## P
==> flow/design.v (excerpt) <==
module exponent_multiplier (
    i_clk, i_rst_n,
    i_load, i_start, i_select,
    i_A, i_B,
    o_done, led_select, o_P,
	seg_i_A_ten, seg_i_A_unit, 
	seg_i_B_ten, seg_i_B_unit, 
	seg_o_P_thousand, seg_o_P_hundred, seg_o_P_ten, seg_o_P_unit
);
Size: ~7300 cells after synthesis, ~110 flip-flops, about 100 I/O pins, about 40000 µm² of cells after synthesis.
make LEC_CHECK=0 ABC_AREA=1 CAP_MARGIN=20 CORE_MARGIN=2 CORE_UTILIZATION=72 CTS_CLUSTER_DIAMETER=344 CTS_CLUSTER_SIZE=98 PLACE_DENSITY=0.6 SLEW_MARGIN=20 TNS_END_PERCENT=5 finish   # period 20.6 ns
run.sh (not shown) runs the stock make flow with config.mk's settings and CLKGATE_MAP_FILE=.
The log for P ends in 3_5_place_dp with error DPL-0038, so the run never completed.
Here is what was changed in the inputs of Q compared with P.
--- a/flow/config.mk
+++ b/flow/config.mk
@@ -9,8 +9,5 @@
 export CAP_MARGIN = 20
 export CORE_MARGIN = 2
-export CORE_UTILIZATION = 72
-export CTS_CLUSTER_DIAMETER = 344
-export CTS_CLUSTER_SIZE = 98
+export CORE_UTILIZATION = 58
 export PLACE_DENSITY = 0.6
 export SLEW_MARGIN = 20
-export TNS_END_PERCENT = 5
==> flow/constraint.sdc <==
create_clock -name core_clock -period 37.1 [get_ports {i_clk}]
set_input_delay 7.4200 -clock core_clock [delete_from_list [all_inputs] [get_ports {i_clk}]]
set_output_delay 7.4200 -clock core_clock [all_outputs]
set_load 0.01 [all_outputs]
## What came out
- To summarise Q: no stage aborted, but the layout did not pass its checks, failing on setup timing.
- P is listed as incomplete: the tool reported an error in 3_5_place_dp and the run ended there.
- Floorplan die height: P and Q compared, higher one is Q
- Summary of the comparison: die outline area is higher in Q, relative to P.
- Q: weighted congestion at the end of routability-driven global placement is about 7% lower than what P reported.
- There was hardly any difference in synthesized cell count between P and Q.
Input-level comparison between R and Q:
--- a/flow/config.mk
+++ b/flow/config.mk
@@ -9,5 +9,6 @@
 export CAP_MARGIN = 20
 export CORE_MARGIN = 2
-export CORE_UTILIZATION = 58
+export CORE_UTILIZATION = 65
+export CTS_CLUSTER_DIAMETER = 229
 export PLACE_DENSITY = 0.6
 export SLEW_MARGIN = 20
==> flow/constraint.sdc <==
create_clock -name core_clock -period 46.2 [get_ports {i_clk}]
set_input_delay 9.2400 -clock core_clock [delete_from_list [all_inputs] [get_ports {i_clk}]]
set_output_delay 9.2400 -clock core_clock [all_outputs]
set_load 0.01 [all_outputs]
Re cell count after placement: Q was higher than R.
The count of pins on the block boundary was comparable across R and Q.
Detailed-placement wirelength estimate was higher in the run labelled R.
R does better than Q on minimum setup slack after placement.
Max die outline height across R and Q: Q
R vs Q: die size down
~same count of different cell masters after synthesis in R and Q
From Q to R the numbers moved as follows: post-cts resize count climbed 145; final estimated routing congestion in global placement shows a reduction of 0.99%; core area down about 10%.
For R, the flow was terminated by a tool error in 5_1_grt and produced no final design.
#### Input delta (S over R)
--- a/flow/config.mk
+++ b/flow/config.mk
@@ -9,6 +9,6 @@
 export CAP_MARGIN = 20
 export CORE_MARGIN = 2
-export CORE_UTILIZATION = 65
-export CTS_CLUSTER_DIAMETER = 229
-export PLACE_DENSITY = 0.6
+export CORE_UTILIZATION = 40
+export CTS_CLUSTER_SIZE = 16
+export PLACE_DENSITY = 0.92
 export SLEW_MARGIN = 20
==> flow/constraint.sdc <==
create_clock -name core_clock -period 50.0 [get_ports {i_clk}]
set_input_delay 10.0000 -clock core_clock [delete_from_list [all_inputs] [get_ports {i_clk}]]
set_output_delay 10.0000 -clock core_clock [all_outputs]
set_load 0.01 [all_outputs]
Findings:
S did not finish; the tool stopped in 5_1_grt with error GRT-0232. In S the post-cts repair resize count turned out 93 lower than in R. Reported for R and S, number of hold buffers added after cts turned out identical to the last digit. On placeable core area: S sits above R. The combined area of all synthesized cells was comparable across R and S. Per the comparison of S with R, buffers inserted during post-CTS setup optimization lost 46; area of the die picked up an extra 61%. S vs. R: post-synthesis sequential area ratio flat; final weighted congestion of routability-driven global placement up 6.0%; number of placement rows up 25.
